==> inputs of job 4423 <==
## byte_unit_top
module byte_unit_top (
  input clk,
  input rstn,
  output  [7:0] imem_addr,
  input  [20:0] imem_data,
  output  [7:0] dmem_addr,
  output        dmem_we,
  output [15:0] dmem_wdata,
  input  [15:0] dmem_rdata,
  input  sema_valid_i,  
  input  sema_data_i,   
  output sema_ready_o,  
  input  sema_is_empty_i,  
  output sema_write_o,     
  output sema_data_o,      
  output halted
);
make LEC_CHECK=0 ABC_AREA=1 CAP_MARGIN=15 CELL_PAD_IN_SITES_DETAIL_PLACEMENT=1 CORE_MARGIN=10 CORE_UTILIZATION=32 MAX_ROUTING_LAYER=met5 PLACE_DENSITY_LB_ADDON=0.27 SETUP_SLACK_MARGIN=0.05 SLEW_MARGIN=10 finish   # period 3.79 ns
run.sh (not shown) runs the stock make flow with config.mk's settings and CLKGATE_MAP_FILE=.
==> job 5426 (differences from job 4423) <==
Settings changed: ABC_AREA 1 to default, CAP_MARGIN 15 to 20, CELL_PAD_IN_SITES_DETAIL_PLACEMENT 1 to default, CORE_MARGIN 10 to 2, CORE_UTILIZATION 32 to 72, CTS_CLUSTER_DIAMETER from default to 63, MAX_ROUTING_LAYER met5 to default, PLACE_DENSITY_LB_ADDON 0.27 to default, SETUP_SLACK_MARGIN 0.05 to default, SLEW_MARGIN 10 to 20.
==> flow/constraint.sdc (replaced) <==
create_clock -name core_clock -period 2.6 [get_ports {clk}]
set_input_delay 0.5200 -clock core_clock [delete_from_list [all_inputs] [get_ports {clk}]]
set_output_delay 0.5200 -clock core_clock [all_outputs]
set_load 0.01 [all_outputs]
==> job 9975 (differences from job 4423) <==
Settings changed: CAP_MARGIN 15 to 20, CELL_PAD_IN_SITES_DETAIL_PLACEMENT 1 to default, CORE_ASPECT_RATIO from default to 0.87, CORE_MARGIN 10 to 3, CORE_UTILIZATION 32 to 35, CTS_CLUSTER_DIAMETER from default to 45, CTS_CLUSTER_SIZE from default to 79, GPL_ROUTABILITY_DRIVEN from default to 0, GPL_TIMING_DRIVEN from default to 0, HOLD_SLACK_MARGIN from default to -0.07, MAX_ROUTING_LAYER met5 to met4, PLACE_DENSITY_LB_ADDON 0.27 to default, SETUP_SLACK_MARGIN 0.05 to default, SLEW_MARGIN 10 to 20, TNS_END_PERCENT from default to 55.
==> flow/constraint.sdc (replaced) <==
create_clock -name core_clock -period 5.0 [get_ports {clk}]
set_input_delay 1.0000 -clock core_clock [delete_from_list [all_inputs] [get_ports {clk}]]
set_output_delay 1.0000 -clock core_clock [all_outputs]
set_load 0.01 [all_outputs]
==> results <==
Result of the run: job 5426 did not finish; job 9975 timing/DRC/antenna clean; job 4423 timing/DRC/antenna clean
Failing step: job 5426 global routing; job 9975 -; job 4423 -
Fp_density: job 5426 73.43%; job 9975 35.40%; job 4423 32.30%
Launch point of the critical path: job 5426 -; job 9975 cpu_phase[2]$_DFFE_PN0P_; job 4423 cpu_phase[0]$_DFFE_PN0P_
Setup Buffers After CTS: job 5426 26; job 9975 0; job 4423 0
Period Utilization, post-route: job 5426 -; job 9975 77.65%; job 4423 89.88%
Clock tree skew after final layout: job 5426 -; job 9975 41.48 ps; job 4423 23.48 ps
Total CTS buffers: job 5426 52; job 9975 81; job 4423 59
Arrival time at the worst endpoint: job 5426 -; job 9975 2880 ps; job 4423 2650 ps
Clock transition time at the flip-flop clock pins of the worst setup and hold paths: job 5426 -; job 9975 60 ps; job 4423 60 ps
Multiplexer share of the synthesized area: job 5426 14.96%; job 9975 0%; job 4423 0%
Finished layout cell area: job 5426 -; job 9975 34440 sq um; job 4423 33720 sq um
FF+latch area: job 5426 -; job 9975 12340 sq um; job 4423 12340 sq um
Maximum capacitance violations: job 5426 -; job 9975 0; job 4423 0
# setup viols final: job 5426 -; job 9975 0; job 4423 0
Final layout net count: job 5426 -; job 9975 4328; job 4423 4236
Post-CTS Hold Fix Bufs: job 5426 1; job 9975 0; job 4423 0
Synthesized-area fraction occupied by ao, oa, aoi and oai cells: job 5426 18.20%; job 9975 18.65%; job 4423 18.65%
Fill cell instance count of the final layout: job 5426 -; job 9975 8571; job 4423 11257
Number of logic gates: job 5426 -; job 9975 2848; job 4423 2848
Crit path max fanout: job 5426 -; job 9975 6; job 4423 4
Count of unique library cells instantiated by Yosys: job 5426 98; job 9975 56; job 4423 56
Layout Utilization: job 5426 -; job 9975 41.79%; job 4423 37.35%
Antenna Cells: job 5426 -; job 9975 7; job 4423 0
Total number of sequential cells: job 5426 -; job 9975 493; job 4423 493
Chip area line of the yosys report: job 5426 28510 sq um; job 9975 29170 sq um; job 4423 29170 sq um
Total Negative Setup Slacks: job 5426 -; job 9975 0 ps; job 4423 0 ps

* * *

==> inputs of indigo <==
Starting RTL as in the previous note.
make LEC_CHECK=0 ABC_AREA=0 CAP_MARGIN=15 CELL_PAD_IN_SITES_DETAIL_PLACEMENT=0 CELL_PAD_IN_SITES_GLOBAL_PLACEMENT=0 CORE_MARGIN=2 CORE_UTILIZATION=72 CTS_CLUSTER_DIAMETER=353 CTS_CLUSTER_SIZE=24 PLACE_DENSITY_LB_ADDON=0.01 SETUP_SLACK_MARGIN=-0.08 SLEW_MARGIN=20 finish   # period 2.03 ns
==> inputs of harbor, as changes to indigo <==
- CAP_MARGIN: 15 -> 20
- CELL_PAD_IN_SITES_DETAIL_PLACEMENT: 0 -> not set
- CELL_PAD_IN_SITES_GLOBAL_PLACEMENT: 0 -> not set
- CORE_ASPECT_RATIO: not set -> 1.17
- CORE_MARGIN: 2 -> 3
- CORE_UTILIZATION: 72 -> 35
- CTS_CLUSTER_DIAMETER: 353 -> 45
- CTS_CLUSTER_SIZE: 24 -> 58
- GPL_ROUTABILITY_DRIVEN: not set -> 0
- GPL_TIMING_DRIVEN: not set -> 0
- HOLD_SLACK_MARGIN: not set -> -0.07
- MAX_ROUTING_LAYER: not set -> met5
- PLACE_DENSITY_LB_ADDON: 0.01 -> not set
- SETUP_SLACK_MARGIN: -0.08 -> 0.25
- TNS_END_PERCENT: not set -> 50
==> flow/constraint.sdc (replaced) <==
create_clock -name core_clock -period 5.0 [get_ports {clk}]
set_input_delay 1.0000 -clock core_clock [delete_from_list [all_inputs] [get_ports {clk}]]
set_output_delay 1.0000 -clock core_clock [all_outputs]
set_load 0.01 [all_outputs]
==> inputs of garnet, as changes to indigo <==
- ABC_AREA: 0 -> not set
- CAP_MARGIN: 15 -> 20
- CELL_PAD_IN_SITES_DETAIL_PLACEMENT: 0 -> not set
- CELL_PAD_IN_SITES_GLOBAL_PLACEMENT: 0 -> not set
- CORE_UTILIZATION: 72 -> 62
- CTS_CLUSTER_DIAMETER: 353 -> not set
- CTS_CLUSTER_SIZE: 24 -> not set
- PLACE_DENSITY_LB_ADDON: 0.01 -> not set
- SETUP_SLACK_MARGIN: -0.08 -> 0.4
==> flow/constraint.sdc (replaced) <==
create_clock -name core_clock -period 3.45 [get_ports {clk}]
set_input_delay 0.6900 -clock core_clock [delete_from_list [all_inputs] [get_ports {clk}]]
set_output_delay 0.6900 -clock core_clock [all_outputs]
set_load 0.01 [all_outputs]
==> impl_metrics.ini <==
; synthesis and place-and-route metrics
[clocking]
cts_hold_buf = 0
cts_max_level = 3
cts_setup_buffers = 0

[grt]
gr-usage-met3_pct = 6.58
track_usage_pct = 25.6
gr-usage-met2_pct = 41.2

[floorplanning]
dieArea_um2 = 84900
rows = 112
dieHeight_um = 315

[place]
place_area_um2 = 31000
dpl.hpwl_um = 78500
dp_cells = 4034

[run_status]
status = finished clean
The numbers above come from harbor.

==> impl_metrics.ini <==
; synthesis and place-and-route metrics
[critical_path]
r2r-end = instruction_execute_inst.alu_result[14]

[place]
dp_cells = 3486
dpl.hpwl_um = 68700

[grt]
track_usage_pct = 43.0
gr-usage-met2_pct = 65.6

[clocking]
cts_max_level = 2
cts_hold_buf = 0
cts_setup_buffers = 11

[floorplanning]
dieHeight_um = 218
rows = 78

[run_status]
status = finished clean

[synthesis]
ys_top_cells_by_area = dfrtp_1 (43%), mux2_2 (11%), nand2_1 (4.7%)
The numbers above come from garnet.

==> impl_metrics.ini <==
; generated from flow reports
[run_status]
status = aborted with a tool error
haltStage = global routing
stop_error = [ERROR GRT-0116] Global routing finished with congestion. Check the congestion regions in the DRC Viewer.

[clocking]
cts_setup_buffers = 107
cts_max_level = 1

[place]
dpl.hpwl_um = 79200
dp_cells = 3833

[floorplanning]
dieArea_um2 = 41200
The numbers above come from indigo.


* * *

==> job 628: inputs <==
byte_unit_top again, from the RTL that the note above started with.
export LEC_CHECK = 0
export CAP_MARGIN = 0
export CORE_MARGIN = 2
export CORE_UTILIZATION = 69
export CTS_CLUSTER_DIAMETER = 101
export HOLD_SLACK_MARGIN = -0.09
export SLEW_MARGIN = 20
create_clock -name core_clock -period 2.52 [get_ports {clk}]
==> job 1444: changes against job 628 <==
--- a/flow/config.mk
+++ b/flow/config.mk
@@ -6,8 +6,6 @@
 export NUM_CORES = 4
 export LEC_CHECK = 0
-export CAP_MARGIN = 0
+export CAP_MARGIN = 20
 export CORE_MARGIN = 2
-export CORE_UTILIZATION = 69
-export CTS_CLUSTER_DIAMETER = 101
-export HOLD_SLACK_MARGIN = -0.09
+export CORE_UTILIZATION = 40
 export SLEW_MARGIN = 20
==> flow/constraint.sdc (replaced) <==
create_clock -name core_clock -period 3.9 [get_ports {clk}]
set_input_delay 0.7800 -clock core_clock [delete_from_list [all_inputs] [get_ports {clk}]]
set_output_delay 0.7800 -clock core_clock [all_outputs]
set_load 0.01 [all_outputs]
==> summary of the runs <==
In area after synthesis, job 628 and job 1444 do not differ. Of job 628 and job 1444, job 1444 has the higher die size (gap 41%, measured against job 1444). Job 628 stopped in global routing (5_1_grt). Job 1444 went through all stages and came out clean. In synthesized cell count, job 1444 and job 628 do not differ.

* * *

==> run D <==
byte_unit_top again, from the RTL that the note above started with.
Settings: LEC_CHECK=0, ABC_AREA=0, CAP_MARGIN=15, CELL_PAD_IN_SITES_DETAIL_PLACEMENT=0, CELL_PAD_IN_SITES_GLOBAL_PLACEMENT=0, CORE_MARGIN=2, CORE_UTILIZATION=72, CTS_CLUSTER_DIAMETER=353, CTS_CLUSTER_SIZE=24, PLACE_DENSITY_LB_ADDON=0.01, SETUP_SLACK_MARGIN=-0.08, SLEW_MARGIN=5, TNS_END_PERCENT=20; clock period 2.03 ns.
==> run X (differences from run D) <==
ABC_AREA = not set   (was 0)
CAP_MARGIN = 20   (was 15)
CELL_PAD_IN_SITES_DETAIL_PLACEMENT = not set   (was 0)
CELL_PAD_IN_SITES_GLOBAL_PLACEMENT = not set   (was 0)
CORE_UTILIZATION = 17   (was 72)
CTS_CLUSTER_DIAMETER = not set   (was 353)
CTS_CLUSTER_SIZE = not set   (was 24)
PLACE_DENSITY_LB_ADDON = not set   (was 0.01)
SETUP_SLACK_MARGIN = not set   (was -0.08)
SLEW_MARGIN = 20   (was 5)
TNS_END_PERCENT = not set   (was 20)
==> flow/constraint.sdc (replaced) <==
create_clock -name core_clock -period 5.74 [get_ports {clk}]
set_input_delay 1.1480 -clock core_clock [delete_from_list [all_inputs] [get_ports {clk}]]
set_output_delay 1.1480 -clock core_clock [all_outputs]
set_load 0.01 [all_outputs]
==> results.py <==
# Flow results
metrics = {
    "placement": {
        "hpwlAfterDp_mm": 68.7,
        "pre_cts_ws_ns": 1.56,
        "post-place-cells": 5004,
        "placed_area_um2": 32000,
    },
    "floorplanning": {
        "core_area_um2": 167000,
        "die_area_um2": 171000,
        "die_x_um": 414,
        "core.rowCount": 150,
    },
    "clocking": {
        "h-tree-depth": 2,
        "post_cts_buffers": 0,
        "cts_hold_buffers": 0,
    },
    "global_route": {
        "use_met2": 0.181,
        "use_met1": 0.160,
        "grt_overflow_total": 0,
        "grt_util_met3": 0.0310,
    },
    "status": {
        "status": "timing/DRC/antenna clean",
    },
}
-- figures above: run X

==> results.py <==
# Generated from Yosys and OpenROAD reports
metrics = {
    "floorplanning": {
        "core_area_um2": 38800,
        "die_x_um": 203,
    },
    "status": {
        "stop_error": "[ERROR GRT-0116] Global routing finished with congestion. Check the congestion regions in the DRC Viewer.",
        "status": "stopped before the end",
        "stop_stage": "5_1_grt",
    },
    "placement": {
        "placed_area_um2": 34500,
        "hpwlAfterDp_mm": 79.7,
    },
    "global_route": {
        "grt_overflow_total": 205,
    },
}
-- figures above: run D

